## config.mk

```make
export PLATFORM = sky130hd
export DESIGN_NAME = Risc_16_bit
export DESIGN_NICKNAME = Risc_16_bit
export VERILOG_FILES = /design/flow/design.v
export SDC_FILE = /design/flow/constraint.sdc
export NUM_CORES = 4
export LEC_CHECK = 0
export CAP_MARGIN = 20
export CELL_PAD_IN_SITES_GLOBAL_PLACEMENT = 3
export CORE_ASPECT_RATIO = 1.09
export CORE_MARGIN = 9
export CORE_UTILIZATION = 68
export CTS_CLUSTER_DIAMETER = 321
export CTS_CLUSTER_SIZE = 15
export HOLD_SLACK_MARGIN = 0.02
export MIN_ROUTING_LAYER = met2
export PLACE_DENSITY_LB_ADDON = 0.18
export SETUP_SLACK_MARGIN = 0.52
export SLEW_MARGIN = 20
```

## constraint.sdc

```tcl
create_clock -name core_clock -period 8.27 [get_ports {clk}]
set_input_delay 1.6540 -clock core_clock [delete_from_list [all_inputs] [get_ports {clk}]]
set_output_delay 1.6540 -clock core_clock [all_outputs]
set_load 0.01 [all_outputs]
```

## design.v

```verilog
`timescale 1ns / 1ps
module Risc_16_bit(
 input clk,
 input rst,
 output [15:0] imem_addr,
 input  [15:0] imem_data,
 output        dmem_we,
 output [2:0]  dmem_addr,
 output [15:0] dmem_wdata
);
 wire jump,bne,beq,mem_read,mem_write,alu_src,reg_dst,mem_to_reg,reg_write;
 wire[1:0] alu_op;
 wire [3:0] opcode;
 Datapath_Unit DU
 (
  .clk(clk),
  .rst(rst),
  .imem_addr(imem_addr),
  .imem_data(imem_data),
  .trace_we(dmem_we),
  .trace_addr(dmem_addr),
  .trace_wdata(dmem_wdata),
  .jump(jump),
  .beq(beq),
  .mem_read(mem_read),
  .mem_write(mem_write),
  .alu_src(alu_src),
  .reg_dst(reg_dst),
  .mem_to_reg(mem_to_reg),
  .reg_write(reg_write),
  .bne(bne),
  .alu_op(alu_op),
  .opcode(opcode)
 );
 Control_Unit control
 (
  .opcode(opcode),
  .reg_dst(reg_dst),
  .mem_to_reg(mem_to_reg),
  .alu_op(alu_op),
  .jump(jump),
  .bne(bne),
  .beq(beq),
  .mem_read(mem_read),
  .mem_write(mem_write),
  .alu_src(alu_src),
  .reg_write(reg_write)
 );
endmodule
`timescale 1ns / 1ps
module Datapath_Unit(
 input clk,
 input rst,
 output [15:0] imem_addr,
 input  [15:0] imem_data,
 output trace_we,
 output [2:0] trace_addr,
 output [15:0] trace_wdata,
 input jump,beq,mem_read,mem_write,alu_src,reg_dst,mem_to_reg,reg_write,bne,
 input[1:0] alu_op,
 output[3:0] opcode
);
 reg  [15:0] pc_current;
 wire [15:0] pc_next,pc2;
 wire [15:0] instr;
 wire [2:0] reg_write_dest;
 wire [15:0] reg_write_data;
 wire [2:0] reg_read_addr_1;
 wire [15:0] reg_read_data_1;
 wire [2:0] reg_read_addr_2;
 wire [15:0] reg_read_data_2;
 wire [15:0] ext_im,read_data2;
 wire [2:0] ALU_Control;
 wire [15:0] ALU_out;
 wire zero_flag;
 wire [15:0] PC_j, PC_beq, PC_2beq,PC_2bne,PC_bne;
 wire beq_control;
 wire bne_control;
 wire [12:0] jump_shift;
 wire [15:0] mem_read_data;
 always @(posedge clk)
 begin 
   if (rst)
     pc_current <= 16'd0;
   else
     pc_current <= pc_next;
 end
 assign pc2 = pc_current + 16'd2;
 assign imem_addr = pc_current;
 assign instr = imem_data;
 assign jump_shift = {instr[11:0],1'b0};
 assign reg_write_dest = (reg_dst==1'b1) ? instr[5:3] :instr[8:6];
 assign reg_read_addr_1 = instr[11:9];
 assign reg_read_addr_2 = instr[8:6];
 GPRs reg_file
 (
  .clk(clk),
  .rst(rst),
  .reg_write_en(reg_write),
  .reg_write_dest(reg_write_dest),
  .reg_write_data(reg_write_data),
  .reg_read_addr_1(reg_read_addr_1),
  .reg_read_data_1(reg_read_data_1),
  .reg_read_addr_2(reg_read_addr_2),
  .reg_read_data_2(reg_read_data_2)
 );
 assign ext_im = {{10{instr[5]}},instr[5:0]};  
 alu_control ALU_Control_unit(.ALUOp(alu_op),.Opcode(instr[15:12]),.ALU_Cnt(ALU_Control));
 assign read_data2 = (alu_src==1'b1) ? ext_im : reg_read_data_2;
 ALU alu_unit(.a(reg_read_data_1),.b(read_data2),.alu_control(ALU_Control),.result(ALU_out),.zero(zero_flag));
 assign PC_beq = pc2 + {ext_im[14:0],1'b0};
 assign PC_bne = pc2 + {ext_im[14:0],1'b0};
 assign beq_control = beq & zero_flag;
 assign bne_control = bne & (~zero_flag);
 assign PC_2beq = (beq_control==1'b1) ? PC_beq : pc2;
 assign PC_2bne = (bne_control==1'b1) ? PC_bne : PC_2beq;
 assign PC_j = {pc2[15:13],jump_shift};
 assign pc_next = (jump == 1'b1) ? PC_j :  PC_2bne;
  Data_Memory dm
   (
    .clk(clk),
    .rst(rst),
    .trace_we(trace_we),
    .trace_addr(trace_addr),
    .trace_wdata(trace_wdata),
    .mem_access_addr(ALU_out),
    .mem_write_data(reg_read_data_2),
    .mem_write_en(mem_write),
    .mem_read(mem_read),
    .mem_read_data(mem_read_data)
   );
 assign reg_write_data = (mem_to_reg == 1'b1)?  mem_read_data: ALU_out;
 assign opcode = instr[15:12];
endmodule
`timescale 1ns / 1ps
module Control_Unit(
      input[3:0] opcode,
      output reg[1:0] alu_op,
      output reg jump,beq,bne,mem_read,mem_write,alu_src,reg_dst,mem_to_reg,reg_write    
    );
always @(*)
begin
 case(opcode) 
 4'b0000:  
   begin
    reg_dst = 1'b0;
    alu_src = 1'b1;
    mem_to_reg = 1'b1;
    reg_write = 1'b1;
    mem_read = 1'b1;
    mem_write = 1'b0;
    beq = 1'b0;
    bne = 1'b0;
    alu_op = 2'b00;
    jump = 1'b0;   
   end
 4'b0001: 
   begin
    reg_dst = 1'b0;
    alu_src = 1'b1;
    mem_to_reg = 1'b0;
    reg_write = 1'b0;
    mem_read = 1'b0;
    mem_write = 1'b1;
    beq = 1'b0;
    bne = 1'b0;
    alu_op = 2'b00;
    jump = 1'b0;   
   end
 4'b0010:  
   begin
    reg_dst = 1'b1;
    alu_src = 1'b0;
    mem_to_reg = 1'b0;
    reg_write = 1'b1;
    mem_read = 1'b0;
    mem_write = 1'b0;
    beq = 1'b0;
    bne = 1'b0;
    alu_op = 2'b10;
    jump = 1'b0;   
   end
 4'b0011:  
   begin
    reg_dst = 1'b1;
    alu_src = 1'b0;
    mem_to_reg = 1'b0;
    reg_write = 1'b1;
    mem_read = 1'b0;
    mem_write = 1'b0;
    beq = 1'b0;
    bne = 1'b0;
    alu_op = 2'b10;
    jump = 1'b0;   
   end
 4'b0100:  
   begin
    reg_dst = 1'b1;
    alu_src = 1'b0;
    mem_to_reg = 1'b0;
    reg_write = 1'b1;
    mem_read = 1'b0;
    mem_write = 1'b0;
    beq = 1'b0;
    bne = 1'b0;
    alu_op = 2'b10;
    jump = 1'b0;   
   end
 4'b0101:  
   begin
    reg_dst = 1'b1;
    alu_src = 1'b0;
    mem_to_reg = 1'b0;
    reg_write = 1'b1;
    mem_read = 1'b0;
    mem_write = 1'b0;
    beq = 1'b0;
    bne = 1'b0;
    alu_op = 2'b10;
    jump = 1'b0;   
   end
 4'b0110:  
   begin
    reg_dst = 1'b1;
    alu_src = 1'b0;
    mem_to_reg = 1'b0;
    reg_write = 1'b1;
    mem_read = 1'b0;
    mem_write = 1'b0;
    beq = 1'b0;
    bne = 1'b0;
    alu_op = 2'b10;
    jump = 1'b0;   
   end
 4'b0111:  
   begin
    reg_dst = 1'b1;
    alu_src = 1'b0;
    mem_to_reg = 1'b0;
    reg_write = 1'b1;
    mem_read = 1'b0;
    mem_write = 1'b0;
    beq = 1'b0;
    bne = 1'b0;
    alu_op = 2'b10;
    jump = 1'b0;   
   end
 4'b1000:  
   begin
    reg_dst = 1'b1;
    alu_src = 1'b0;
    mem_to_reg = 1'b0;
    reg_write = 1'b1;
    mem_read = 1'b0;
    mem_write = 1'b0;
    beq = 1'b0;
    bne = 1'b0;
    alu_op = 2'b10;
    jump = 1'b0;   
   end
 4'b1001:  
   begin
    reg_dst = 1'b1;
    alu_src = 1'b0;
    mem_to_reg = 1'b0;
    reg_write = 1'b1;
    mem_read = 1'b0;
    mem_write = 1'b0;
    beq = 1'b0;
    bne = 1'b0;
    alu_op = 2'b10;
    jump = 1'b0;   
   end
 4'b1011: 
   begin
    reg_dst = 1'b0;
    alu_src = 1'b0;
    mem_to_reg = 1'b0;
    reg_write = 1'b0;
    mem_read = 1'b0;
    mem_write = 1'b0;
    beq = 1'b1;
    bne = 1'b0;
    alu_op = 2'b01;
    jump = 1'b0;   
   end
 4'b1100:
   begin
    reg_dst = 1'b0;
    alu_src = 1'b0;
    mem_to_reg = 1'b0;
    reg_write = 1'b0;
    mem_read = 1'b0;
    mem_write = 1'b0;
    beq = 1'b0;
    bne = 1'b1;
    alu_op = 2'b01;
    jump = 1'b0;   
   end
 4'b1101: 
   begin
    reg_dst = 1'b0;
    alu_src = 1'b0;
    mem_to_reg = 1'b0;
    reg_write = 1'b0;
    mem_read = 1'b0;
    mem_write = 1'b0;
    beq = 1'b0;
    bne = 1'b0;
    alu_op = 2'b00;
    jump = 1'b1;   
   end   
 default: begin
    reg_dst = 1'b1;
    alu_src = 1'b0;
    mem_to_reg = 1'b0;
    reg_write = 1'b1;
    mem_read = 1'b0;
    mem_write = 1'b0;
    beq = 1'b0;
    bne = 1'b0;
    alu_op = 2'b00;
    jump = 1'b0; 
   end
 endcase
 end
endmodule
`timescale 1ns / 1ps
module alu_control(
    input [1:0] ALUOp,
    input [3:0] Opcode,
    output reg [2:0] ALU_Cnt
);
always @(*) begin
    case(ALUOp)
        2'b00: ALU_Cnt = 3'b000;  
        2'b01: ALU_Cnt = 3'b001;  
        2'b10: begin  
            case(Opcode)
                4'b0010: ALU_Cnt = 3'b000;  
                4'b0011: ALU_Cnt = 3'b001;  
                4'b0100: ALU_Cnt = 3'b010;  
                4'b0101: ALU_Cnt = 3'b011;  
                4'b0110: ALU_Cnt = 3'b100;  
                4'b0111: ALU_Cnt = 3'b101;  
                4'b1000: ALU_Cnt = 3'b110;  
                4'b1001: ALU_Cnt = 3'b111;  
                default: ALU_Cnt = 3'b000;
            endcase
        end
        default: ALU_Cnt = 3'b000;
    endcase
end
endmodule
module ALU(
 input  [15:0] a,  
 input  [15:0] b,  
 input  [2:0] alu_control, 
 output reg [15:0] result,  
 output zero
    );
always @(*)
begin 
 case(alu_control)
 3'b000: result = a + b; 
 3'b001: result = a - b; 
 3'b010: result = ~a;
 3'b011: result = a<<b;
 3'b100: result = a>>b;
 3'b101: result = a & b;
 3'b110: result = a | b; 
 3'b111: begin if (a<b) result = 16'd1;
    else result = 16'd0;
    end
 default:result = a + b; 
 endcase
end
assign zero = (result==16'd0) ? 1'b1: 1'b0;
endmodule
`timescale 1ns / 1ps
module GPRs(
 input    clk,
 input    rst,
 input    reg_write_en,
 input  [2:0] reg_write_dest,
 input  [15:0] reg_write_data,
 input  [2:0] reg_read_addr_1,
 output  [15:0] reg_read_data_1,
 input  [2:0] reg_read_addr_2,
 output  [15:0] reg_read_data_2
);
 reg [15:0] reg_array [7:0];
 integer i;
 always @ (posedge clk ) begin
   if (rst) begin
    for(i=0;i<8;i=i+1)
     reg_array[i] <= 16'd0;
   end
   else if(reg_write_en) begin
    reg_array[reg_write_dest] <= reg_write_data;
   end
 end
 assign reg_read_data_1 = reg_array[reg_read_addr_1];
 assign reg_read_data_2 = reg_array[reg_read_addr_2];
endmodule
`timescale 1ns / 1ps
module Data_Memory(
 input clk,
 input rst,
 output reg        trace_we,
 output reg [2:0]  trace_addr,
 output reg [15:0] trace_wdata,
 input [15:0]   mem_access_addr,
 input [15:0]   mem_write_data,
 input     mem_write_en,
 input mem_read,
 output [15:0]   mem_read_data
);
reg [16 - 1:0] memory [8 - 1:0];
wire [2:0] ram_addr=mem_access_addr[2:0];
integer i;
 always @(posedge clk) begin
  if (rst) begin
   for (i = 0; i < 8; i = i + 1)
    memory[i] <= 16'd0;
  end
  else if (mem_write_en)
   memory[ram_addr] <= mem_write_data;
 end
 always @(posedge clk) begin
  if (rst) begin
   trace_we    <= 1'b0;
   trace_addr  <= 3'd0;
   trace_wdata <= 16'd0;
  end
  else begin
   trace_we    <= mem_write_en;
   trace_addr  <= ram_addr;
   trace_wdata <= mem_write_data;
  end
 end
 assign mem_read_data = (mem_read==1'b1) ? memory[ram_addr]: 16'd0; 
endmodule
```

## run.sh

```bash
#!/bin/bash
# the make line also repeats each setting of config.mk as NAME=value (left out here)
make -C /OpenROAD-flow-scripts/flow DESIGN_CONFIG=/design/flow/config.mk WORK_HOME=/design/flow/orfs CLKGATE_MAP_FILE= finish
```

==> CHANGELOG.md, run 1 <==
### Implementation results

* Die H at a little under 200 um
* DIE AREA at 35100 sq um
* Number of enable flip-flop cells at between 200 and 300
* Failing step: 3_1_place_gp_skip_io
* Synth cell types at 100
* Mux share at approximately 17%
* Top logic family: simple AND/OR/NAND/NOR gates
* Flops after synth at 291
* Yosys top cell by area: edfxtp_1
* Syn Area/Cell at 10.5 sq um
* Yosys aoi share at between 10% and 20%
* Core Region at 28200 sq um
* # Cells Yosys at about 1900
* Synth Instances at 1856
* Yosys stat chip area at about 20000 sq um
* Top area contributor share at approximately two fifths
* Status: aborted with a tool error
* Standard-cell rows at 64
* Top cell type by instance count after synthesis: nor2_1
* Simple Share, Synth at roughly 17%
* Mapped Area at 19500 sq um
* XOR Share, Synth at 1.97%
* Ys async rst share at 0%
* Die W at 180 um
* Top cells, area: edfxtp_1 (39%), mux2i_1 (11%), nor2_1 (5.5%)
* Synth warnings at 6
* Floorplan core density at 69.2%
* Synth Area in Adders at 4.47%
* Floorplan Nets at 1942
* Dominant register cell: edfxtp_1
* Commonest cells in the synthesized netlist: nor2_1 (285), edfxtp_1 (256), mux2i_1 (206)
* Seq share, synth at a little over two fifths
* Err: [ERROR FLW-0024] Place density exceeds 1.0 (current PLACE_DENSITY_LB_ADDON =  0.18). Please check if the value of  PLACE_DENSITY_LB_ADDON is between 0 and 0.99.
==> inputs of run 2 (changes only) <==
- CELL_PAD_IN_SITES_GLOBAL_PLACEMENT: 3 -> default
- CORE_ASPECT_RATIO: 1.09 -> default
- CORE_MARGIN: 9 -> 8
- CORE_UTILIZATION: 68 -> 33
- CTS_CLUSTER_DIAMETER: 321 -> default
- CTS_CLUSTER_SIZE: 15 -> 67
- GPL_ROUTABILITY_DRIVEN: default -> 0
- GPL_TIMING_DRIVEN: default -> 0
- HOLD_SLACK_MARGIN: 0.02 -> 0.21
- PLACE_DENSITY: default -> 0.89
- PLACE_DENSITY_LB_ADDON: 0.18 -> default
- SETUP_SLACK_MARGIN: 0.52 -> default
- clock period: 8.27 -> 6.4 ns (I/O delays scaled with it)
==> run 2 against run 1 <==
Effect of this change:
- the flow stops in 5_1_grt
- die size grew 91%
- synthesized cell count did not move
- area after synthesis is the same
==> CHANGELOG.md, run 2 <==
### Implementation results

* # port buffers at 47
* IO Count at 54
* Mapped Area at approximately 20000 sq um
* Floorplan Nets at 1942
* Syn Area/Cell at roughly 11 sq um
* Yosys aoi share at between 10% and 20%
* Floorplan core density at 33.2%
* Standard-cell rows at 89
* All-Layer GR Usage at 40.0%
* # Cells Yosys at 1856
* Synth cell types at 100
* Synth warnings at 6
* Synth Area in Adders at 4.47%
* Dpl hpwl at 45500 um
* Congestion Overflow GR at 19
* Failing step: 5_1_grt
* Simple Share, Synth at 17.4%
* Number of enable flip-flop cells at between 200 and 300
* CTS Buf Count at 29
* Dominant register cell: edfxtp_1
* Yosys stat chip area at 19500 sq um
* Die H at approximately 260 um
* Seq share, synth at around 43%
* Yosys top cell by area: edfxtp_1
* Placed inst area at around 21000 sq um
* Top area contributor share at between 30% and 40%
* Top logic family: simple AND/OR/NAND/NOR gates
* Commonest cells in the synthesized netlist: nor2_1 (285), edfxtp_1 (256), mux2i_1 (206)
* CTS Root Cell: clkbuf_16
* Ys async rst share at 0%
* H-tree depth at 1
* Err: [ERROR GRT-0232] Routing congestion too high. Check the congestion heatmap in the GUI.
* Die W at 259 um
* Mux share at 17.3%
* Flops after synth at 291
* DIE AREA at 67200 sq um
* Status: aborted with a tool error
* XOR Share, Synth at under 10%
* Core Region at 58800 sq um
* Sink Count at 291
* Setup slack at placement at -2370 ps
* Top cell type by instance count after synthesis: nor2_1
* Synth Instances at 1856
* Top cells, area: edfxtp_1 (39%), mux2i_1 (11%), nor2_1 (5.5%)
* Worst-case clock buffer depth at 3
run 2: what timing repair did:
action	CTS
hold buffers	0
endpoints found under the setup margin	399
hold endpoints to repair	0
cloned	1
pin swaps	2
gates resized	88
buffers inserted	19
run 2: routing by layer:
metal / global-route usage [%] / GRT overflow
met5: 21.5 / 3
met1: - / -
met2: 41.9 / 1
met3: 45.7 / 11
met4: 30.9 / 4
run 2: per-stage QoR:
step / total power [W] / std cells / hold WS (ps)
after floorplan: 0.00381 / 1856 / 635
after global placement: 0.00444 / 2676 / 659
after detailed placement: 0.00449 / 2676 / 653
after CTS: 0.00637 / 2742 / 667
==> inputs of run 3 (changes only) <==
- CAP_MARGIN: 20 -> 40
- CELL_PAD_IN_SITES_GLOBAL_PLACEMENT: default -> 0
- CORE_MARGIN: 8 -> 9
- CORE_UTILIZATION: 33 -> 29
- CTS_CLUSTER_SIZE: 67 -> default
- GPL_TIMING_DRIVEN: 0 -> 1
- HOLD_SLACK_MARGIN: 0.21 -> default
- MIN_ROUTING_LAYER: met2 -> default
- PLACE_DENSITY: 0.89 -> default
- SETUP_SLACK_MARGIN: default -> -0.18
- clock period: 6.4 -> 5.23 ns (I/O delays scaled with it)
==> run 3 against run 2 <==
Effect of this change:
- the layout now fails its checks (setup timing)
- area after synthesis is the same
- synthesized cell count is the same
- die size grew 15%
==> CHANGELOG.md, run 3 <==
## Implementation

* R2R cell count at 23
* Dominant register cell: edfxtp_1
* Top area contributor share at 39.4%
* Synth cell types at ~100
* Yosys stat chip area at 19500 sq um
* CTS clock-pin slew for the worst setup and hold paths at 60 ps
* Floorplan Nets at roughly 1900
* Setup ws final at -5.28 ps
* Max Slew Vio Count at 0
* Max frequency at 0.191 GHz
* CTS Hold Buffers Added at 0
* Leakage at between 10 and 15 nW
* Fail Reasons: setup timing
* Comb power at between 0.003 and 0.004 W
* Critical R2R Launch: DU.reg_file.reg_array[3][0]$_SDFFCE_PN0P_
* Number of warnings the tools reported at 60
* Crit path DAT at approximately 5700 ps
* Diodes inserted at 0
* CP endpoint kind: flop
* Critical Path End: DU.reg_file.reg_array[5][4]$_SDFFCE_PN0P_
* Pwr top: combinational logic
* Initial drt markers at between 1500 and 2000
* Top logic family: simple AND/OR/NAND/NOR gates
* CP bufs+invs at 13
* Syn Area/Cell at roughly 11 sq um
* Synth-to-layout area growth at 32.3%
* Required time worst endpoint at 5670 ps
* CTS tree: done
* Simple Share, Synth at 17.4%
* Max-Cap Viols at 0
* Hold Path End: DU.pc_current[14]$_SDFF_PP0_
* Worst setup path start: imem_data[9]
* Min-Delay Startpoint: DU.pc_current[14]$_SDFF_PP0_
* Worst Path Max Fanout at 11
* Final Cell Area at 25800 sq um
* Initial antenna violation count at 3
* Skew-Pair Late Insertion Delay at 580 ps
* Worst-case clock buffer depth at 3
* Clock Power Share at roughly a quarter
* DIE AREA at approximately 77000 sq um
* Hold path depth at 3
* XOR Share, Synth at 1.97%
* Synth Instances at around 1900
* Dpl hpwl at 52900 um
* All-Layer GR Usage at 17.0%
* CTS Root Cell: clkbuf_16
* Tmin final at 5240 ps
* Slew headroom at 42.9%
* Sw Share at a little over a third
* Maximum vdd drop at 0.263 mV
* Routed wire length at approximately 70000 um
* Synth Area in Adders at 4.47%
* Synth warnings at 6
* PD cells at 338 nW/um^2
* Final setup vio count at 3
* Largest net degree at the start of global routing at 36
* Clk pwr at 0.00211 W
* Mapped Area at just under 20000 sq um
* Final hold viol count at 0
* Via density at 5.35
* Core Region at 66200 sq um
* Flops after synth at 291
* Yosys aoi share at 11.6%
* Top cell type by instance count after synthesis: nor2_1
* DR vias at 16900
* Setup slack, reg-to-reg at 420 ps
* Floorplan core density at around 29%
* Worst slew pin tran at between 800 and 900 ps
* # Cells Yosys at around 1900
* Worst path depth at 26
* Global-route wire length before repair at 104000 um
* CP Class: input port to flop
* Die W at between 200 and 300 um
* Delay-heaviest family, CP: buffers and inverters
* Seq pwr at 0.00275 W
* Status: finished with violations
* IO Count at 54
* Top cells, area: edfxtp_1 (39%), mux2i_1 (11%), nor2_1 (5.5%)
* Net load switching power at 0.00304 W
* Drt wl/cell at 21.7 um
* Final Non-Filler Cells at 3165
* Number of enable flip-flop cells at 256
* Placed inst area at 24300 sq um
* # port buffers at roughly 52
* Clk_skew at between 15 and 20 ps
* Die H at 277 um
* CP peak stage delay at 420 ps
* Pre-antenna DRT Iters at 5
* # DRC at 0
* Final period util at 100%
* Standard-cell rows at 94
* Seq share, synth at between 40% and 50%
* Placed Cells incl. Taps at around 3100
* Congestion Overflow GR at 0
* Crit path top cell by count: buf_4
* Mux share at between 10% and 20%
* Yosys top cell by area: edfxtp_1
* Hold Path Class: flop to flop
* Vias in the first global route at 16900
* Ys async rst share at 0%
* RR Endpoint: DU.pc_current[6]$_SDFF_PP0_
* H-tree depth at 1
* Combinational Power Share at 44.3%
* Final antenna-violating net count at 0
* Sink Count at approximately 290
* Commonest cells in the synthesized netlist: nor2_1 (285), edfxtp_1 (256), mux2i_1 (206)
* Worst setup SP type: input port
* Critical Path Slowest Stage Cell: clkdlybuf4s50_1
* CTS Buf Count at 29
* Sequential power share at 31.5%
* Fin nets at 2364
* Internal Power at around 0.0057 W
## run 3: what timing repair did
action	CTS	global route
gates resized	29	61
buffers inserted	6	8
gates cloned	1	2
pin swaps	9	18
setup endpoints to repair	225	271
## run 3: area by class of cell
cell class                 count  area (sq um)
multi-input combinational   1396         10900
inverter                      58           225
timing repair buffer         502          4310
clock inverter                21           214
clock buffer                  33           741
tap                          864          1080
sequential                   291          8390
fill                        6284         40400
## run 3: through the flow
stage          util [%]  hold slack (ps)  total power [W]  setup WS [ps]  setup TNS (ps)
2_1_floorplan         -              635          0.00471           -437          -38690
3_5_place_dp       36.7              638          0.00640          -1320         -356820
5_1_grt            39.0              696          0.00906           -201           -9560
3_3_place_gp       36.7              630          0.00637          -1180         -307120
6_report           39.0              635          0.00873          -5.28           -7.07
4_1_cts            38.5              650          0.00861           -152          -12750
## run 3: per-layer routing
metal	vias up	track usage, %	wire, um
met2	798	28.0	31700
met5	-	0	43
met3	193	2.34	5050
met1	8221	22.2	28500
met4	6	7.24	3170
li1	7711	-	-
==> inputs of run 4 (changes only) <==
- ABC_AREA: default -> 1
- CAP_MARGIN: 40 -> 20
- CELL_PAD_IN_SITES_GLOBAL_PLACEMENT: 0 -> default
- CORE_ASPECT_RATIO: default -> 1.28
- CORE_MARGIN: 9 -> 2
- CORE_UTILIZATION: 29 -> 72
- CTS_CLUSTER_DIAMETER: default -> 397
- CTS_CLUSTER_SIZE: default -> 10
- GPL_ROUTABILITY_DRIVEN: 0 -> default
- GPL_TIMING_DRIVEN: 1 -> default
- PLACE_DENSITY: default -> 0.36
- SETUP_SLACK_MARGIN: -0.18 -> 0.07
- clock period: 5.23 -> 1.3 ns (I/O delays scaled with it)
==> run 4 against run 3 <==
Effect of this change:
- the run now fails in 4_1_cts
- area after synthesis decreased by 3.1%
- synthesized cell count increased by 30%
- die size decreased by 64%
==> CHANGELOG.md, run 4 <==
### Implementation results

* Placed Cells incl. Taps at 3137
* Synth Area in Adders at 4.62%
* Seq share, synth at 44.4%
* Core Region at 26000 sq um
* # port buffers at 52
* Mux share at 0%
* Synth warnings at 6
* Synth Instances at 2404
* Commonest cells in the synthesized netlist: nand2_1 (495), nor2_1 (421), edfxtp_1 (256)
* Top area contributor share at 40.6%
* Yosys stat chip area at 18900 sq um
* Final GP Congestion at 1.14
* # Cells Yosys at between 2000 and 2500
* Floorplan Nets at 2490
* XOR Share, Synth at between 1.5 and 2%
* Dpl hpwl at 54100 um
* Die H at 187 um
* Yosys aoi share at 12.5%
* Die W at 147 um
* Status: aborted with a tool error
* Number of enable flip-flop cells at between 200 and 300
* Flops after synth at 291
* Floorplan core density at 72.8%
* Failing step: 4_1_cts
* Ys async rst share at 0%
* Synth cell types at between 50 and 60
* IO Count at 54
* Err: [ERROR DPL-0038] Utilization greater than 100%, impossible to legalize
* DIE AREA at roughly 28000 sq um
* Placed inst area at 23500 sq um
* Mapped Area at 18900 sq um
* Syn Area/Cell at 7.87 sq um
* Top cells, area: edfxtp_1 (41%), nand2_1 (9.8%), nor2_1 (8.4%)
* Top cell type by instance count after synthesis: nand2_1
* Yosys top cell by area: edfxtp_1
* Top logic family: simple AND/OR/NAND/NOR gates
* Standard-cell rows at 67
* Dominant register cell: edfxtp_1
* Simple Share, Synth at 28.1%
[run 4: through the flow]
stage	util [%]	worst slack (ps)	total power, W	hold WS, ps
after floorplan	-	-2800	0.0176	409
after detailed placement	90.4	-3770	0.0231	619
after global placement	90.4	-3540	0.0224	611
==> inputs of run 5 (changes only) <==
- CAP_MARGIN: 20 -> 40
- CELL_PAD_IN_SITES_GLOBAL_PLACEMENT: default -> 0
- CORE_ASPECT_RATIO: 1.28 -> 1.3
- CORE_MARGIN: 2 -> 9
- CORE_UTILIZATION: 72 -> 29
- CTS_CLUSTER_DIAMETER: 397 -> 241
- CTS_CLUSTER_SIZE: 10 -> default
- GPL_ROUTABILITY_DRIVEN: default -> 1
- GPL_TIMING_DRIVEN: default -> 0
- MAX_ROUTING_LAYER: default -> met4
- MIN_ROUTING_LAYER: default -> met2
- PLACE_DENSITY: 0.36 -> 0.64
- SETUP_SLACK_MARGIN: 0.07 -> -0.18
- SLEW_MARGIN: 20 -> 30
- TNS_END_PERCENT: default -> 85
- clock period: 1.3 -> 5.2 ns (I/O delays scaled with it)
==> run 5 against run 4 <==
Effect of this change:
- now fails the layout checks on setup timing
- die size rose to 2.7 times the previous value
- area after synthesis did not move
- synthesized cell count did not move
==> CHANGELOG.md, run 5 <==
## Implementation

* PD cells at 340 nW/um^2
* Critical R2R Launch: DU.reg_file.reg_array[7][10]$_SDFFCE_PN0P_
* CTS tree: done
* Top cells, area: edfxtp_1 (41%), nand2_1 (9.8%), nor2_1 (8.4%)
* Standard-cell rows at ~110
* CP Class: input port to flop
* Synth cell types at 57
* CTS Hold Buffers Added at 0
* Worst-case clock buffer depth at 3
* Congestion Overflow GR at 0
* Pre-antenna DRT Iters at 50
* Clk_skew at 25.4 ps
* Initial drt markers at 6280
* Seq pwr at 0.00274 W
* Via density at between 7 and 8
* Yosys top cell by area: edfxtp_1
* Status: finished with violations
* # DRC at 0
* DR vias at 24700
* Final period util at 104%
* Required time worst endpoint at 5700 ps
* Max Slew Vio Count at 0
* CTS Buf Count at 30
* Floorplan Nets at 2490
* Yosys aoi share at 12.5%
* Fin nets at around 2700
* Simple Share, Synth at 28.1%
* Maximum vdd drop at 0.285 mV
* Sw Share at 38.2%
* Setup ws final at -188 ps
* Worst path depth at 32
* CP endpoint kind: flop
* Setup slack, reg-to-reg at 400 ps
* Sequential power share at around a third
* Worst Path Max Fanout at 10
* Placed inst area at 20600 sq um
* DIE AREA at between 70000 and 80000 sq um
* Total power at between 0.007 and 0.008 W
* Final Cell Area at approximately 23000 sq um
* Global-route wire length before repair at 110000 um
* Die W at ~240 um
* Vias in the first global route at 25100
* Mux share at 0%
* Skew-Pair Late Insertion Delay at 620 ps
* Delay-heaviest family, CP: simple AND/OR/NAND/NOR gates
* Combinational Power Share at 37.0%
* Final GP Congestion at 1.06
* R2R cell count at 30
* Worst setup path start: imem_data[9]
* Clk pwr at 0.00227 W
* Final setup vio count at 101
* Internal Power at 0.00492 W
* Dpl hpwl at roughly 55000 um
* Top cell type by instance count after synthesis: nand2_1
* All-Layer GR Usage at a little under a third
* Yosys stat chip area at 18900 sq um
* CP peak stage delay at approximately 530 ps
* Fail Reasons: setup timing
* Synth-to-layout area growth at 23.9%
* Tmin final at 5390 ps
* Commonest cells in the synthesized netlist: nand2_1 (495), nor2_1 (421), edfxtp_1 (256)
* Worst setup SP type: input port
* Placed Cells incl. Taps at 3324
* Slew headroom at 37.4%
* Sink Count at 291
* Dominant register cell: edfxtp_1
* Final Non-Filler Cells at 3467
* Mapped Area at 18900 sq um
* Hold Path Class: flop to flop
* Crit path DAT at 5890 ps
* Min-Delay Startpoint: DU.pc_current[1]$_SDFF_PP0_
* Core Region at 64500 sq um
* RR Endpoint: DU.pc_current[8]$_SDFF_PP0_
* CTS Root Cell: clkbuf_16
* Hold path depth at 3
* Ys async rst share at 0%
* Routed wire length at 77300 um
* CTS clock-pin slew for the worst setup and hold paths at 70 ps
* H-tree depth at 1
* Syn Area/Cell at 7.87 sq um
* FILL cells at 6879
* Worst slew pin tran at 932 ps
* Top area contributor share at 40.6%
* Floorplan core density at 29.3%
* Crit path top cell by count: nand2_1
* Synth Area in Adders at approximately 4.6%
* Clock Power Share at 28.5%
* # port buffers at approximately 50
* XOR Share, Synth at 1.67%
* CP bufs+invs at 9
* RSZ-0062 raised after global routing: true
* Top logic family: simple AND/OR/NAND/NOR gates
* Final antenna-violating net count at 0
* Drt wl/cell at 22.3 um
* Seq share, synth at 44.4%
* Critical Path Slowest Stage Cell: inv_1
* Number of warnings the tools reported at 61
* IO Count at 54
* Critical Path End: DU.pc_current[8]$_SDFF_PP0_
* Hold Path End: DU.pc_current[1]$_SDFF_PP0_
* Fin util at about 36%
* Max frequency at around 0.19 GHz
* Flops after synth at around 290
* Die H at about 310 um
* Synth Instances at 2404
* Leakage at 9.89 nW
* Initial antenna violation count at 0
* Largest net degree at the start of global routing at 26
* Final hold viol count at 0
* Number of enable flip-flop cells at 256
* Comb power at 0.00295 W
* Net load switching power at between 0.003 and 0.004 W
* Pwr top: combinational logic
* Synth warnings at 6
* # Cells Yosys at 2404
* Max-Cap Viols at 0
## run 5: timing repair
action,in CTS,in global routing
resized,175,172
setup buffers,23,66
endpoints found under the setup margin,400,359
cloned,1,3
hold endpoints to repair,0,0
pin swaps,21,60
## run 5: cell type report
class                           count  area (sq um)  share of cell area [%]
Multi-Input combinational cell   1749          9680                    41.3
Sequential cell                   291          8390                    35.8
Timing Repair Buffer              151          1390                    5.93
Tap cell                          864          1080                    4.61
Inverter                          243           955                    4.07
Buffer                            111           937                    4.00
Clock buffer                       39           815                    3.48
Clock inverter                     17           184                   0.785
Antenna cell                        2          5.00                  0.0214
## run 5: layer usage
metal | wire length [um] | share of wire [%] | up-vias | track usage (%)
li1 | - | - | 8327 | -
met1 | 0 | 0 | 8335 | -
met2 | 36300 | 47 | 6800 | 37.3
met3 | 27500 | 36 | 1257 | 33.8
met4 | 13500 | 17 | 0 | 13.0
met5 | 0 | 0 | - | -
## run 5: per-stage QoR
stage                     setup WS [ps]  setup TNS (ps)  hold WS [ps]
after floorplan                    -275          -23740           612
after global placement            -3020         -979350           619
after detailed placement          -2880         -861430           618
after CTS                          -176          -22040           629
after global routing               -417          -52190           663
final                              -188           -4390           633
==> inputs of run 6 (changes only) <==
- ABC_AREA: 1 -> default
- CELL_PAD_IN_SITES_DETAIL_PLACEMENT: default -> 2
- CELL_PAD_IN_SITES_GLOBAL_PLACEMENT: 0 -> 1
- CORE_ASPECT_RATIO: 1.3 -> default
- CORE_MARGIN: 9 -> 6
- CORE_UTILIZATION: 29 -> 28
- CTS_CLUSTER_DIAMETER: 241 -> default
- CTS_CLUSTER_SIZE: default -> 36
- GPL_ROUTABILITY_DRIVEN: 1 -> default
- MIN_ROUTING_LAYER: met2 -> default
- PLACE_DENSITY: 0.64 -> default
- PLACE_DENSITY_LB_ADDON: default -> 0.29
- SETUP_SLACK_MARGIN: -0.18 -> -0.16
- SLEW_MARGIN: 30 -> 10
- TNS_END_PERCENT: 85 -> 65
- clock period: 5.2 -> 3.77 ns (I/O delays scaled with it)
==> run 6 against run 5 <==
Effect of this change:
- still fails the layout checks on setup timing
- die size up 1.8%
- hold slack worse by 62 ps
- final area up 16%
- area after synthesis up 3.2%
==> CHANGELOG.md, run 6 <==
## Implementation

* Synth Instances at 1856
* H-tree depth at 1
* Hold Path Class: input port to flop
* Routed wire length at 98900 um
* Mapped Area at 19500 sq um
* Hold Path End: DU.pc_current[9]$_SDFF_PP0_
* Final Non-Filler Cells at 3120
* Final GP Congestion at 0.960
* Dpl hpwl at 64800 um
* Core Region at 68800 sq um
* Syn Area/Cell at around 11 sq um
* # Cells Yosys at 1856
* Via density at 5.69
* Net load switching power at around 0.0053 W
* Number of warnings the tools reported at 62
* Yosys stat chip area at 19500 sq um
* Delay-heaviest family, CP: AND-OR/OR-AND gates
* Congestion Overflow GR at 0
* Max frequency at 0.186 GHz
* Worst path depth at 25
* Fail Reasons: setup timing
* Fin nets at around 2300
* Maximum vdd drop at between 0.3 and 0.4 mV
* All-Layer GR Usage at 23.9%
* Max-Cap Viols at 0
* CTS Buf Count at 31
* Comb power at 0.00680 W
* Diodes inserted at 0
* Placed Cells incl. Taps at 2860
* Synth-to-layout area growth at 39.7%
* Drt wl/cell at 31.7 um
* RSZ-0062 raised after global routing: true
* Commonest cells in the synthesized netlist: nor2_1 (285), edfxtp_1 (256), mux2i_1 (206)
* Number of enable flip-flop cells at 256
* Worst-case clock buffer depth at 3
* Sequential power share at 28.1%
* CTS Hold Buffers Added at 0
* Dominant register cell: edfxtp_1
* Worst setup SP type: input port
* Floorplan Nets at 1942
* IO Count at 54
* Crit path top cell by count: buf_12
* Setup tns final at -504580 ps
* RR Endpoint: DU.pc_current[4]$_SDFF_PP0_
* Status: finished with violations
* Clock Power Share at roughly 22%
* Yosys aoi share at 11.6%
* Critical Path Slowest Stage Cell: mux4_2
* DIE AREA at 76200 sq um
* Floorplan core density at 28.4%
* Tmin final at between 5000 and 6000 ps
* Min-Delay Startpoint: imem_data[8]
* Worst slew pin tran at 1110 ps
* Final hold viol count at 0
* # DRC at 0
* Crit path DAT at 5790 ps
* Top cell type by instance count after synthesis: nor2_1
* Global-route wire length before repair at 134000 um
* CP Class: input port to flop
* Slew headroom at 26.1%
* Synth cell types at 100
* Placed inst area at approximately 22000 sq um
* CTS tree: done
* Internal Power at roughly 0.0083 W
* CTS Root Cell: clkbuf_16
* Seq share, synth at 43.0%
* Synth warnings at 6
* FILL cells at approximately 7000
* Synth Area in Adders at 4.47%
* Final Cell Area at approximately 27000 sq um
* Simple Share, Synth at 17.4%
* Flops after synth at 291
* Standard-cell rows at around 96
* Leakage at around 10 nW
* Final antenna-violating net count at 0
* Die H at around 280 um
* CTS clock-pin slew for the worst setup and hold paths at 70 ps
* PD cells at 501 nW/um^2
* # port buffers at approximately 47
* Required time worst endpoint at ~4200 ps
* Clk_skew at 42.5 ps
* Setup slack, reg-to-reg at -1520 ps
* Top logic family: simple AND/OR/NAND/NOR gates
* CP endpoint kind: flop
* Hold path depth at 3
* Pre-antenna DRT Iters at 8
* Initial drt markers at 1653
* Mux share at 17.3%
* Top area contributor share at between 30% and 40%
* CP peak stage delay at roughly 530 ps
* Critical Path End: DU.pc_current[4]$_SDFF_PP0_
* Yosys top cell by area: edfxtp_1
* Worst Path Max Fanout at 7
* Final hold slack at 572 ps
* Clk pwr at 0.00302 W
* Fin util at 39.6%
* Critical R2R Launch: DU.reg_file.reg_array[6][1]$_SDFFCE_PN0P_
* Skew-Pair Late Insertion Delay at 610 ps
* Vias in the first global route at 18700
* Pwr top: combinational logic
* Die W at 276 um
* Logic area at 12500 sq um
* Ys async rst share at 0%
* Top cells, area: edfxtp_1 (39%), mux2i_1 (11%), nor2_1 (5.5%)
* Largest net degree at the start of global routing at 17
* CP bufs+invs at 8
* Sink Count at 291
* Setup ws final at -1600 ps
* R2R cell count at 22
* Final setup vio count at 483
* Initial antenna violation count at 2
* DR vias at 17700
* Reg area at 8390 sq um
* Final period util at 142%
* Sw Share at 39.0%
* Max Slew Vio Count at 0
* Worst setup path start: imem_data[6]
* XOR Share, Synth at 1.97%
* Combinational Power Share at 49.8%
* Seq pwr at 0.00384 W
[run 6: timing repair]
item                       in CTS  in global routing
setup endpoints to repair     521                459
buffers inserted              142                 77
pin swaps                      90                 72
cloned                          8                  4
gates resized                 366                186
[run 6: layout make-up]
cell class / count / area share (%)
multi-input cells: 1396 / 45.7
clock buffers: 33 / 2.87
plain buffers: 95 / 3.62
repair buffers: 291 / 11.4
clock inverters: 25 / 0.555
well taps: 931 / 4.27
inverters: 58 / 0.867
flip-flops and latches: 291 / 30.8
[run 6: stage by stage]
| stage | setup slack, ps | total power (W) |
|---|---|---|
| finish | -1600 | 0.0137 |
| global route | -1700 | 0.0140 |
| CTS | -1450 | 0.0126 |
| detailed placement | -4230 | 0.00827 |
| global placement | -4610 | 0.00809 |
| floorplan | -1610 | 0.00664 |
[run 6: metal layers]
metal  share of wire, %  GRT usage (%)
met2                 49           39.7
met1                 41           29.5
met5                  0              -
met3                6.5           4.28
met4                4.2           8.12
==> inputs of run 7 (changes only) <==
- CELL_PAD_IN_SITES_DETAIL_PLACEMENT: 2 -> default
- CELL_PAD_IN_SITES_GLOBAL_PLACEMENT: 1 -> 0
- CORE_MARGIN: 6 -> 2
- CORE_UTILIZATION: 28 -> 65
- CTS_CLUSTER_DIAMETER: default -> 227
- CTS_CLUSTER_SIZE: 36 -> default
- GPL_ROUTABILITY_DRIVEN: default -> 0
- GPL_TIMING_DRIVEN: 0 -> 1
- MAX_ROUTING_LAYER: met4 -> default
- PLACE_DENSITY_LB_ADDON: 0.29 -> default
- SETUP_SLACK_MARGIN: -0.16 -> 0.16
- SLEW_MARGIN: 10 -> 20
- TNS_END_PERCENT: 65 -> 70
- clock period: 3.77 -> 5.23 ns (I/O delays scaled with it)
==> run 7 against run 6 <==
Effect of this change:
- the layout still fails its checks (setup timing)
- global-route usage is 21 points higher
- area after synthesis unchanged
- total power shrank 34%
- sequential share of layout area increased by 1.7 points
==> CHANGELOG.md, run 7 <==
## Implementation

* XOR Share, Synth at 1.97%
* Pre-antenna DRT Iters at 12
* Worst path depth at 22
* Commonest cells in the synthesized netlist: nor2_1 (285), edfxtp_1 (256), mux2i_1 (206)
* Worst-case clock buffer depth at 3
* Floorplan Nets at roughly 1900
* Worst setup path start: imem_data[11]
* R2R cell count at 20
* Placed Cells incl. Taps at ~2600
* Setup ws final at -64.8 ps
* Total power at ~0.009 W
* Net load switching power at 0.00332 W
* Clock Power Share at between 20% and 30%
* Worst slew pin tran at 971 ps
* Synth Instances at approximately 1900
* All-Layer GR Usage at about 45%
* Via density at 6.99
* Critical R2R Launch: DU.reg_file.reg_array[0][0]$_SDFFCE_PN0P_
* Critical Path End: DU.pc_current[12]$_SDFF_PP0_
* Synth cell types at approximately 100
* Sink Count at 291
* Tmin final at 5290 ps
* Largest net degree at the start of global routing at 36
* H-tree depth at 1
* Final setup vio count at 13
* Hold Path Class: flop to flop
* Top logic family: simple AND/OR/NAND/NOR gates
* Mux share at 17.3%
* Top cell type by instance count after synthesis: nor2_1
* Initial antenna violation count at 1
* Max Slew Vio Count at 0
* Final Non-Filler Cells at 2719
* Congestion Overflow GR at 0
* Crit path cell chain: clkbuf_4 -> buf_4 -> buf_12 -> buf_12 -> buf_4 -> mux2i_1 -> nand2_1 -> and4_2 -> buf_4 -> inv_1 -> mux2i_2 -> mux2_2 -> a222oi_1 -> a211o_1 -> o311ai_2 -> nor4_2 -> and4_4 -> buf_6 -> mux2_4 -> buf_4 -> nand2_2 -> a311oi_2
* Synth warnings at 6
* Number of enable flip-flop cells at around 260
* RR Endpoint: DU.pc_current[12]$_SDFF_PP0_
* Yosys stat chip area at 19500 sq um
* Fin nets at 2392
* Skew-Pair Late Insertion Delay at 590 ps
* Yosys aoi share at 11.6%
* Floorplan core density at 65.9%
* Synth-to-layout area growth at 32.6%
* Sw Share at 36.8%
* Final hold slack at 665 ps
* CTS Root Cell: clkbuf_16
* Routed wire length at between 70000 and 80000 um
* Pwr top: combinational logic
* Core Region at 29600 sq um
* Slew headroom at 34.6%
* Standard-cell rows at ~63
* Seq pwr at 0.00276 W
* Dpl hpwl at 49500 um
* Dominant register cell: edfxtp_1
* CP peak stage delay at 570 ps
* Hold path depth at 3
* Leakage at 10.8 nW
* Hold Path End: DU.pc_current[15]$_SDFF_PP0_
* CP endpoint kind: flop
* Seq share, synth at 43.0%
* FILL cells at 1456
* Mapped Area at 19500 sq um
* Simple Share, Synth at approximately 17%
* Max frequency at 0.189 GHz
* Final period util at 101%
* Internal Power at 0.00570 W
* Setup tns final at -605 ps
* Status: finished with violations
* CP bufs+invs at 9
* # Cells Yosys at about 1900
* Number of warnings the tools reported at 63
* DR vias at 19000
* Max-Cap Viols at 0
* Die H at 177 um
* Clk pwr at 0.00204 W
* CTS tree: done
* PD cells at 348 nW/um^2
* Flops after synth at 291
* Ys async rst share at 0%
* Top cells, area: edfxtp_1 (39%), mux2i_1 (11%), nor2_1 (5.5%)
* Syn Area/Cell at ~11 sq um
* Min-Delay Startpoint: DU.pc_current[15]$_SDFF_PP0_
* # port buffers at 52
* CP Class: input port to flop
* Worst Path Max Fanout at 9
* Worst setup SP type: input port
* IO Count at 54
* Comb power at 0.00422 W
* Required time worst endpoint at about 5700 ps
* Synth Area in Adders at 4.47%
* Crit path DAT at 5740 ps
* DIE AREA at approximately 31000 sq um
* Clk_skew at approximately 40 ps
* Final antenna-violating net count at 0
* Drt wl/cell at around 28 um
* CTS clock-pin slew for the worst setup and hold paths at around 60 ps
* CTS Buf Count at 29
* Die W at 177 um
* Top area contributor share at 39.4%
* Crit path top cell by count: buf_4
* Fin util at 87.3%
* Vias in the first global route at between 15000 and 20000
* Final hold viol count at 0
* # DRC at 0
* Yosys top cell by area: edfxtp_1
* Setup slack, reg-to-reg at 320 ps
* Critical Path Slowest Stage Cell: a222oi_1
* Delay-heaviest family, CP: buffers and inverters
* Maximum vdd drop at 0.321 mV
* RSZ-0062 raised after global routing: true
* Initial drt markers at 3072
* Combinational Power Share at 46.8%
* Global-route wire length before repair at ~110000 um
* Fail Reasons: setup timing
* Sequential power share at 30.6%
## run 7: stage by stage
step                worst slack (ps)  area (sq um)
finish                         -64.8         25900
detailed placement             -1280         23700
global route                   -87.1         25900
floorplan                       -437         20000
CTS                              169         25300
global placement               -1280         23700
## run 7: area by class of cell
class                           instances  area, sq um  area share [%]
Multi-Input combinational cell       1397        11200            43.4
Sequential cell                       291         8390            32.4
Timing Repair Buffer                  529         4650            18.0
Clock buffer                           34          744            2.88
Tap cell                              390          488            1.89
Inverter                               58          230           0.889
Clock inverter                         19          139           0.537
Antenna cell                            1         2.50         0.00967
## run 7: repair_timing
action	CTS	global route
gates cloned	7	1
hold buffers	0	0
endpoints found under the setup margin	393	224
gates resized	81	91
pin swaps	19	42
buffers inserted	23	25
## run 7: per-layer routing
metal / track usage [%] / wire [um] / vias to the layer above / share of wire (%)
met5: 0 / 0 / - / 0
met4: 25.1 / 6310 / 0 / 8.3
met3: 10.7 / 9890 / 544 / 13
met2: 74.3 / 34600 / 1750 / 46
met1: 55.4 / 25200 / 8955 / 33
li1: - / - / 7760 / -
==> inputs of run 8 (changes only) <==
- CAP_MARGIN: 40 -> 20
- CELL_PAD_IN_SITES_GLOBAL_PLACEMENT: 0 -> default
- CORE_UTILIZATION: 65 -> 58
- CTS_CLUSTER_DIAMETER: 227 -> default
- GPL_ROUTABILITY_DRIVEN: 0 -> default
- GPL_TIMING_DRIVEN: 1 -> default
- HOLD_SLACK_MARGIN: default -> 0.29
- SETUP_SLACK_MARGIN: 0.16 -> 0.61
- TNS_END_PERCENT: 70 -> default
- clock period: 5.23 -> 3.51 ns (I/O delays scaled with it)
==> run 8 against run 7 <==
Effect of this change:
- still fails the layout checks on setup timing
- non-clock buffer count rose by 172
- critical path depth fell by 5
- area after synthesis did not move
- global-route usage rose by 1.3 points
- critical path type is now flop to flop
- critical endpoint is now DU.pc_current[5]$_SDFF_PP0_
==> CHANGELOG.md, run 8 <==
## Implementation

* Status: finished with violations
* Fail Reasons: setup timing
* CP Class: flop to flop
* Congestion Overflow GR at 0
* Worst path depth at 17
* Mux share at 17.3%
* Worst setup path start: DU.reg_file.reg_array[7][1]$_SDFFCE_PN0P_
* Final Cell Area at 28400 sq um
* Worst Path Max Fanout at 35
* Internal Power at between 0.009 and 0.01 W
* Initial drt markers at 3620
* Global-route wire length before repair at 122000 um
* Crit path top cell by count: buf_4
* Fin nets at roughly 2600
* Yosys top cell by area: edfxtp_1
* Clock Power Share at 23.1%
* Setup ws final at -1800 ps
* CTS tree: done
* Total power at 0.0150 W
* Worst slew pin tran at 907 ps
* Required time worst endpoint at 4010 ps
* Net load switching power at ~0.0056 W
* Seq pwr at 0.00410 W
* Hold Path End: DU.dm.trace_wdata[2]$_SDFF_PP0_
* Crit path cell chain: mux2_2 -> o22ai_1 -> buf_4 -> o31a_1 -> buf_6 -> buf_4 -> nand2_1 -> a2bb2oi_1 -> and4_1 -> o31ai_1 -> a22oi_1 -> nor4_2 -> and4_4 -> mux2i_4 -> clkbuf_16 -> nand2_2 -> a311oi_2
* Skew-Pair Late Insertion Delay at 600 ps
* Final Non-Filler Cells at 2954
* Yosys stat chip area at about 20000 sq um
* CP bufs+invs at 4
* Vias in the first global route at around 20000
* Dpl hpwl at 54500 um
* Pwr top: combinational logic
* Worst setup SP type: flop
* Routed wire length at approximately 92000 um
* Floorplan Nets at 1942
* Final hold viol count at 0
* Synth Instances at about 1900
* Largest net degree at the start of global routing at 36
* Mapped Area at about 20000 sq um
* CP endpoint kind: flop
* Die W at 187 um
* Core Region at 33400 sq um
* Fin util at 85.2%
* Via density at 6.96
* Final GP Congestion at 1.07
* Seq share, synth at about 43%
* Clk pwr at 0.00347 W
* Drt wl/cell at between 30 and 40 um
* R2R cell count at 17
* Initial antenna violation count at 1
* Synth cell types at 100
* Hold Path Class: input port to flop
* CTS Buf Count at 31
* CTS Hold Buffers Added at 0
* DR vias at 20600
* Setup slack, reg-to-reg at -1800 ps
* Sink Count at between 200 and 300
* Final antenna-violating net count at 0
* Commonest cells in the synthesized netlist: nor2_1 (285), edfxtp_1 (256), mux2i_1 (206)
* All-Layer GR Usage at 46.5%
* Placed inst area at about 25000 sq um
* Top cell type by instance count after synthesis: nor2_1
* Synth-to-layout area growth at 45.6%
* Diodes inserted at 0
* IO Count at between 50 and 60
* Synth warnings at 6
* Max-Cap Viols at 0
* Top cells, area: edfxtp_1 (39%), mux2i_1 (11%), nor2_1 (5.5%)
* Simple Share, Synth at between 10% and 20%
* Dominant register cell: edfxtp_1
* CTS Root Cell: clkbuf_16
* Clk_skew at between 30 and 40 ps
* RSZ-0062 raised after global routing: true
* H-tree depth at 1
* Crit path DAT at 5810 ps
* Placed Cells incl. Taps at 2801
* DIE AREA at around 35000 sq um
* Ys async rst share at 0%
* Final setup vio count at 402
* # Cells Yosys at 1856
* Critical Path End: DU.pc_current[5]$_SDFF_PP0_
* Syn Area/Cell at roughly 11 sq um
* Hold path depth at 2
* Tmin final at approximately 5300 ps
* Min-Delay Startpoint: rst
* Worst-case clock buffer depth at 3
* Pre-antenna DRT Iters at 8
* Critical Path Slowest Stage Cell: o31ai_1
* Critical R2R Launch: DU.reg_file.reg_array[7][1]$_SDFFCE_PN0P_
* Floorplan core density at 58.5%
* CTS clock-pin slew for the worst setup and hold paths at 70 ps
* # port buffers at approximately 52
* Die H at 187 um
* Standard-cell rows at 67
* Final period util at 151%
* Synth Area in Adders at 4.47%
* # DRC at 0
* Number of warnings the tools reported at 64
* XOR Share, Synth at 1.97%
* Top logic family: simple AND/OR/NAND/NOR gates
* Sequential power share at 27.3%
* PD cells at 528 nW/um^2
* Leakage at 12.0 nW
* Sw Share at 37.4%
* Number of enable flip-flop cells at 256
* Max Slew Vio Count at 0
* RR Endpoint: DU.pc_current[5]$_SDFF_PP0_
* Top area contributor share at 39.4%
* Flops after synth at 291
* Maximum vdd drop at between 0.4 and 0.5 mV
* Combinational Power Share at 49.6%
* CP peak stage delay at approximately 730 ps
* Slew headroom at 39.6%
* Comb power at 0.00745 W
* Max frequency at roughly 0.19 GHz
* Delay-heaviest family, CP: AND-OR/OR-AND gates
* Yosys aoi share at 11.6%
run 8: what timing repair did:
item,4_1_cts,5_1_grt
pin swaps,77,29
gates cloned,12,3
endpoints found under the hold margin,0,0
setup endpoints to repair,509,490
gates resized,224,120
buffers inserted,61,20
run 8: cell type report:
class	count	area [sq um]
Clock buffer	37	818
Clock inverter	20	210
Fill cell	1656	4940
Inverter	58	233
Multi-Input combinational cell	1399	11800
Sequential cell	291	8390
Tap cell	448	561
Timing Repair Buffer	701	6440
run 8: per-layer routing:
| metal | track usage (%) | part of all wire (%) |
|---|---|---|
| met1 | 55.4 | 32 |
| met2 | 75.6 | 44 |
| met3 | 10.2 | 14 |
| met4 | 32.3 | 10 |
| met5 | 0 | 0 |
run 8: metrics by stage:
step / hold slack (ps) / setup WS, ps / setup TNS (ps)
6_report: 536 / -1800 / -438590
5_1_grt: 540 / -1870 / -461250
4_1_cts: 501 / -1190 / -345790
3_3_place_gp: 635 / -2290 / -768380
3_5_place_dp: 633 / -2420 / -786310
2_1_floorplan: 635 / -1810 / -494560
==> inputs of run 9 (changes only) <==
- CORE_UTILIZATION: 58 -> 40
- HOLD_SLACK_MARGIN: 0.29 -> default
- SETUP_SLACK_MARGIN: 0.61 -> default
- clock period: 3.51 -> 6.4 ns (I/O delays scaled with it)
==> run 9 against run 8 <==
Effect of this change:
- now clean on timing, DRC and antenna
- count of clock-buffer cells in the layout grew 8
- global-route usage is 20 points lower
- final cell count shrank 6.5%
- clock skew decreased by 15 ps
- die size grew 44%
- critical endpoint is now DU.pc_current[12]$_SDFF_PP0_
- highest routed layer unchanged
==> CHANGELOG.md, run 9 <==
## Implementation

* Drt wl/cell at 24.6 um
* Fin nets at about 2200
* Worst slew pin tran at between 1000 and 1500 ps
* Top logic family: simple AND/OR/NAND/NOR gates
* Worst setup SP type: input port
* Largest net degree at the start of global routing at between 50 and 60
* Status: no timing/DRC/antenna violations
* Critical Path Slowest Stage Cell: mux4_2
* Vias in the first global route at 15900
* FILL cells at around 4300
* Congestion Overflow GR at 0
* Sequential power share at 32.5%
* Final GP Congestion at 0.989
* Comb power at 0.00276 W
* Initial antenna violation count at 0
* Number of warnings the tools reported at 59
* Syn Area/Cell at 10.5 sq um
* CP Class: input port to flop
* Die W at 225 um
* Internal Power at 0.00453 W
* XOR Share, Synth at 1.97%
* Crit path DAT at around 6700 ps
* DIE AREA at between 50000 and 60000 sq um
* Maximum vdd drop at 0.208 mV
* Worst Path Max Fanout at 14
* H-tree depth at 2
* Final setup vio count at 0
* Pwr top: combinational logic
* Total power at between 0.006 and 0.007 W
* Core Region at around 48000 sq um
* Synth-to-layout area growth at 21.7%
* Sink Count at 291
* Setup slack, reg-to-reg at 1260 ps
* Ys async rst share at 0%
* RSZ-0062 raised after global routing: false
* Commonest cells in the synthesized netlist: nor2_1 (285), edfxtp_1 (256), mux2i_1 (206)
* Combinational Power Share at 39.8%
* Clk pwr at 0.00192 W
* Mapped Area at between 15000 and 20000 sq um
* Worst-case clock buffer depth at 3
* Flops after synth at 291
* CTS tree: done
* # Cells Yosys at 1856
* Max frequency at 0.161 GHz
* Dominant register cell: edfxtp_1
* Die H at 225 um
* Simple Share, Synth at between 10% and 20%
* Dpl hpwl at ~52000 um
* CTS Buf Count at 34
* Critical R2R Launch: DU.reg_file.reg_array[4][0]$_SDFFCE_PN0P_
* Top cell type by instance count after synthesis: nor2_1
* Logic area at slightly above 10000 sq um
* Slew headroom at around a quarter
* Tmin final at 6210 ps
* CP endpoint kind: flop
* Hold Path End: DU.pc_current[14]$_SDFF_PP0_
* Synth warnings at 6
* Yosys aoi share at 11.6%
* Fin util at about half
* # port buffers at 52
* Max-Cap Viols at 0
* Hold path depth at 3
* Yosys stat chip area at 19500 sq um
* Final antenna-violating net count at 0
* Leakage at 9.68 nW
* Required time worst endpoint at roughly 7000 ps
* Synth Instances at 1856
* Synth cell types at 100
* Hold Path Class: flop to flop
* Final hold slack at 651 ps
* Yosys top cell by area: edfxtp_1
* Initial drt markers at about 1600
* Crit path cell chain: clkdlybuf4s50_1 -> buf_12 -> mux4_2 -> mux2i_4 -> ha_1 -> inv_1 -> fa_1 -> a211oi_1 -> o21ai_0 -> buf_4 -> a31oi_1 -> xnor2_1 -> a21oi_1 -> nor2_1 -> o2111a_1 -> o22ai_1 -> nor4_1 -> and4_4 -> mux2i_4 -> buf_12 -> nand3_1 -> a311oi_2
* Placed Cells incl. Taps at around 2700
* PD cells at 291 nW/um^2
* Final period util at 97.0%
* Via density at around 6
* Seq share, synth at 43.0%
* Routed wire length at around 70000 um
* Clk_skew at 16.8 ps
* Reg area at roughly 8400 sq um
* Net load switching power at 0.00239 W
* Critical Path End: DU.pc_current[12]$_SDFF_PP0_
* Final hold viol count at 0
* Min-Delay Startpoint: DU.pc_current[14]$_SDFF_PP0_
* Global-route wire length before repair at roughly 100000 um
* Floorplan core density at 40.7%
* Synth Area in Adders at 4.47%
* DR vias at 16300
* CTS clock-pin slew for the worst setup and hold paths at 60 ps
* Skew-Pair Late Insertion Delay at roughly 540 ps
* CP bufs+invs at 5
* RR Endpoint: DU.pc_current[12]$_SDFF_PP0_
* All-Layer GR Usage at a little over a quarter
* CTS Root Cell: clkbuf_16
* Sw Share at between 30% and 40%
* R2R cell count at 20
* Seq pwr at 0.00225 W
* Diodes inserted at 0
* IO Count at 54
* Delay-heaviest family, CP: AND-OR/OR-AND gates
* Floorplan Nets at slightly below 2000
* Standard-cell rows at about 80
* Number of enable flip-flop cells at ~260
* # DRC at 0
* Worst path depth at 22
* Pre-antenna DRT Iters at 7
* Final Non-Filler Cells at 2762
* Clock Power Share at 27.7%
* Mux share at 17.3%
* CP peak stage delay at 530 ps
* Top cells, area: edfxtp_1 (39%), mux2i_1 (11%), nor2_1 (5.5%)
* Top area contributor share at around two fifths
* Worst setup path start: imem_data[10]
* Max Slew Vio Count at 0
## run 9: cell type report
class	instances	area share, %
Inverter	58	0.948
Clock buffer	45	3.88
Timing Repair Buffer	344	12.4
Sequential cell	291	35.3
Tap cell	615	3.24
Multi-Input combinational cell	1396	43.5
Clock inverter	13	0.674
## run 9: timing repair
action / CTS / global route
buffers inserted: 0 / 0
hold buffers: 0 / 0
hold endpoints to repair: 0 / 0
resized: 0 / 4
endpoints found under the setup margin: 0 / 14
## run 9: per-stage QoR
stage	TNS (ps)	setup slack [ps]	instance area (sq um)
after CTS	0	226	23700
after detailed placement	-7420	-308	22600
after floorplan	0	17.8	19500
final	0	191	23800
after global placement	-2380	-211	22600
after global routing	0	32.9	23800
## run 9: routing by layer
metal  wire length [um]  vias to the layer above  GRT usage, %  share of wire [%]
met3               4460                      139          3.69                6.5
met2              30800                      631          42.1                 45
met1              30200                     8120          38.4                 44
li1                   -                     7406             -                  -
met5                  0                        -             0                  0
met4               2590                        0          10.0                3.8
==> inputs of run 10 (changes only) <==
- ABC_AREA: default -> 1
- CAP_MARGIN: 20 -> 0
- CORE_UTILIZATION: 40 -> 72
- CTS_CLUSTER_DIAMETER: default -> 366
- CTS_CLUSTER_SIZE: default -> 22
- PLACE_DENSITY: default -> 0.79
- clock period: 6.4 -> 2.25 ns (I/O delays scaled with it)
==> run 10 against run 9 <==
Effect of this change:
- the run now fails in 4_1_cts
- area after synthesis down 3.1%
- die size shrank 45%
- synthesized cell count up 30%
==> CHANGELOG.md, run 10 <==
### Implementation results

* Mux share at 0%
* Synth cell types at 57
* Yosys aoi share at around an eighth
* Top logic family: simple AND/OR/NAND/NOR gates
* # Cells Yosys at 2404
* Yosys stat chip area at ~19000 sq um
* Mapped Area at 18900 sq um
* Dpl hpwl at 52900 um
* Simple Share, Synth at 28.1%
* XOR Share, Synth at 1.67%
* Yosys top cell by area: edfxtp_1
* Syn Area/Cell at between 7 and 8 sq um
* Seq share, synth at roughly 44%
* Synth Instances at 2404
* Placed Cells incl. Taps at 3126
* Floorplan Nets at 2490
* IO Count at 54
* Status: aborted with a tool error
* Err: [ERROR DPL-0038] Utilization greater than 100%, impossible to legalize
* Dominant register cell: edfxtp_1
* Top area contributor share at 40.6%
* Flops after synth at 291
* Synth Area in Adders at 4.62%
* DIE AREA at approximately 28000 sq um
* Placed inst area at 23300 sq um
* Commonest cells in the synthesized netlist: nand2_1 (495), nor2_1 (421), edfxtp_1 (256)
* # port buffers at about 52
* Top cell type by instance count after synthesis: nand2_1
* Number of enable flip-flop cells at 256
* Die W at 166 um
* Core Region at 25900 sq um
* Failing step: 4_1_cts
* Final GP Congestion at 1.05
* Die H at 166 um
* Ys async rst share at 0%
* Synth warnings at 6
* Floorplan core density at between 70% and 80%
* Top cells, area: edfxtp_1 (41%), nand2_1 (9.8%), nor2_1 (8.4%)
* Standard-cell rows at between 50 and 60
==> run 10: metrics by stage <==
stage / utilization [%] / setup slack [ps]
after detailed placement: 90.1 / -2980
after global placement: 90.1 / -2650
after floorplan: - / -2040
==> inputs of run 11 (changes only) <==
- ABC_AREA: 1 -> default
- CAP_MARGIN: 0 -> 5
- CELL_PAD_IN_SITES_GLOBAL_PLACEMENT: default -> 0
- CORE_UTILIZATION: 72 -> 68
- CTS_CLUSTER_DIAMETER: 366 -> 205
- CTS_CLUSTER_SIZE: 22 -> default
- GPL_ROUTABILITY_DRIVEN: default -> 0
- GPL_TIMING_DRIVEN: default -> 1
- MAX_ROUTING_LAYER: default -> met4
- PLACE_DENSITY: 0.79 -> default
- SETUP_SLACK_MARGIN: default -> 0.07
- TNS_END_PERCENT: default -> 70
- clock period: 2.25 -> 5.23 ns (I/O delays scaled with it)
==> run 11 against run 10 <==
Effect of this change:
- the layout now fails its checks (setup timing)
- die size up 9.0%
- synthesized cell count is 23% lower
- area after synthesis is 3.2% higher
==> CHANGELOG.md, run 11 <==
## Implementation

* Top area contributor share at 39.4%
* Combinational Power Share at 46.0%
* Worst Path Max Fanout at 16
* Crit path cell chain: buf_16 -> buf_12 -> buf_4 -> mux4_2 -> mux2i_4 -> a21o_1 -> ha_4 -> nand4_1 -> nand3b_1 -> a31oi_2 -> a21oi_2 -> or2_1 -> a2111oi_4 -> buf_4 -> nor2_2 -> buf_12 -> buf_12 -> nand3b_1 -> buf_4 -> nor2_1
* Yosys aoi share at 11.6%
* CTS tree: done
* RSZ-0062 raised after global routing: true
* Max frequency at between 0.15 and 0.2 GHz
* Tmin final at approximately 6200 ps
* PD cells at approximately 380 nW/um^2
* Largest net degree at the start of global routing at 36
* Hold Path End: DU.pc_current[1]$_SDFF_PP0_
* Clk_skew at 26.4 ps
* Sequential power share at between 20 and 30%
* Maximum vdd drop at 0.337 mV
* # Cells Yosys at 1856
* Synth Area in Adders at 4.47%
* Clk pwr at between 0.002 and 0.003 W
* Top cells, area: edfxtp_1 (39%), mux2i_1 (11%), nor2_1 (5.5%)
* Worst path depth at 20
* CTS Hold Buffers Added at 0
* Mapped Area at 19500 sq um
* Critical Path Slowest Stage Cell: nor2_1
* Wl on met1 at 27100 um
* Delay-heaviest family, CP: simple AND/OR/NAND/NOR gates
* Fin nets at 2393
* Standard-cell rows at 62
* Hold path depth at 3
* Seq share, synth at 43.0%
* Yosys top cell by area: edfxtp_1
* Number of warnings the tools reported at 63
* CTS clock-pin slew for the worst setup and hold paths at 90 ps
* Required time worst endpoint at 5530 ps
* Number of enable flip-flop cells at 256
* Dominant register cell: edfxtp_1
* Syn Area/Cell at around 11 sq um
* XOR Share, Synth at 1.97%
* Reg area at 8390 sq um
* Hold Path Class: flop to flop
* Congestion Overflow GR at 0
* Worst setup SP type: input port
* Critical R2R Launch: DU.reg_file.reg_array[4][10]$_SDFFCE_PN0P_
* Final setup vio count at approximately 360
* Yosys stat chip area at 19500 sq um
* Skew-Pair Late Insertion Delay at roughly 640 ps
* Routed wire length at approximately 94000 um
* Setup slack at placement at -1010 ps
* Top logic family: simple AND/OR/NAND/NOR gates
* RR Endpoint: DU.dm.memory[0][14]$_SDFFCE_PN0P_
* Crit path DAT at 6490 ps
* Worst-case clock buffer depth at 3
* Worst setup path start: imem_data[6]
* Max-Cap Viols at 0
* Commonest cells in the synthesized netlist: nor2_1 (285), edfxtp_1 (256), mux2i_1 (206)
* CP bufs+invs at 7
* DIE AREA at between 30000 and 40000 sq um
* Synth Instances at 1856
* CP Class: input port to flop
* Worst slew pin tran at 1200 ps
* All-Layer GR Usage at slightly above 50%
* Fin util at around nine tenths
* Internal Power at approximately 0.006 W
* FILL cells at 1019
* CP endpoint kind: flop
* Initial antenna violation count at 11
* Vias in the first global route at about 19000
* Core Region at roughly 28000 sq um
* Floorplan Nets at 1942
* Pre-antenna DRT Iters at 17
* Status: finished with violations
* Mux share at around 17%
* Setup ws final at -963 ps
* Flops after synth at 291
* Final period util at 118%
* Clock Power Share at approximately a quarter
* Synth warnings at 6
* Global-route wire length before repair at about 110000 um
* CTS Buf Count at 30
* Comb power at 0.00452 W
* Sink Count at 291
* Simple Share, Synth at roughly 17%
* Pwr top: combinational logic
* Initial drt markers at 5145
* Final Cell Area at 26000 sq um
* # port buffers at between 50 and 60
* Setup slack, reg-to-reg at -530 ps
* Seq pwr at between 0.002 and 0.003 W
* Sw Share at just under 40%
* Final hold viol count at 0
* Min-Delay Startpoint: DU.pc_current[1]$_SDFF_PP0_
* Met2 routed WL at 37400 um
* Via density at around 8
* Final antenna-violating net count at 0
* Drt wl/cell at 34.7 um
* Ys async rst share at 0%
* R2R cell count at 17
* H-tree depth at 1
* Synth-to-layout area growth at 33.5%
* Die H at 173 um
* Dpl hpwl at about 50000 um
* # DRC at 0
* Slew headroom at roughly 19%
* Wire length on met3 at 17600 um
* CTS Root Cell: clkbuf_16
* CP peak stage delay at 800 ps
* Placed inst area at approximately 24000 sq um
* Leakage at 10.8 nW
* Max Slew Vio Count at 0
* Critical Path End: DU.dm.memory[0][14]$_SDFFCE_PN0P_
* DR vias at 21500
* Synth cell types at 100
* Top cell type by instance count after synthesis: nor2_1
* IO Count at 54
* Highest routed layer: met4
* Fail Reasons: setup timing
* Net load switching power at 0.00380 W
* Logic area at 11300 sq um
* Die W at ~170 um
* Floorplan core density at between 60 and 70%
run 11: layer usage:
metal  GRT usage [%]  vias up
li1                -     7771
met1            61.1     9641
met2            76.3     2771
met3            16.4     1281
met4            35.0        0
met5               -        -
run 11: layout make-up:
class	count	area share (%)
antenna	11	0.106
timing repair buffer	529	17.6
multi-input combinational	1397	43.3
sequential	291	32.2
clock inverter	18	1.12
inverter	58	0.874
tap	384	1.84
clock buffer	35	2.95
run 11: timing repair:
action	4_1_cts	5_1_grt
cloned	3	3
setup buffers	20	38
endpoints found under the hold margin	0	0
gates resized	67	121
setup endpoints to repair	398	219
pin swaps	22	46
run 11: stage by stage:
| step | std cells | hold slack, ps | TNS (ps) | power, W |
|---|---|---|---|---|
| final | 2723 | 715 | -55770 | 0.00982 |
| after global routing | 2723 | 766 | -31140 | 0.00980 |
| after CTS | 2671 | 675 | 0 | 0.00888 |
| after detailed placement | 2595 | 636 | -289910 | 0.00640 |
| after global placement | 2595 | 642 | -191290 | 0.00630 |
| after floorplan | 1856 | 635 | -6240 | 0.00478 |
Power and IR drop assume default switching activity.
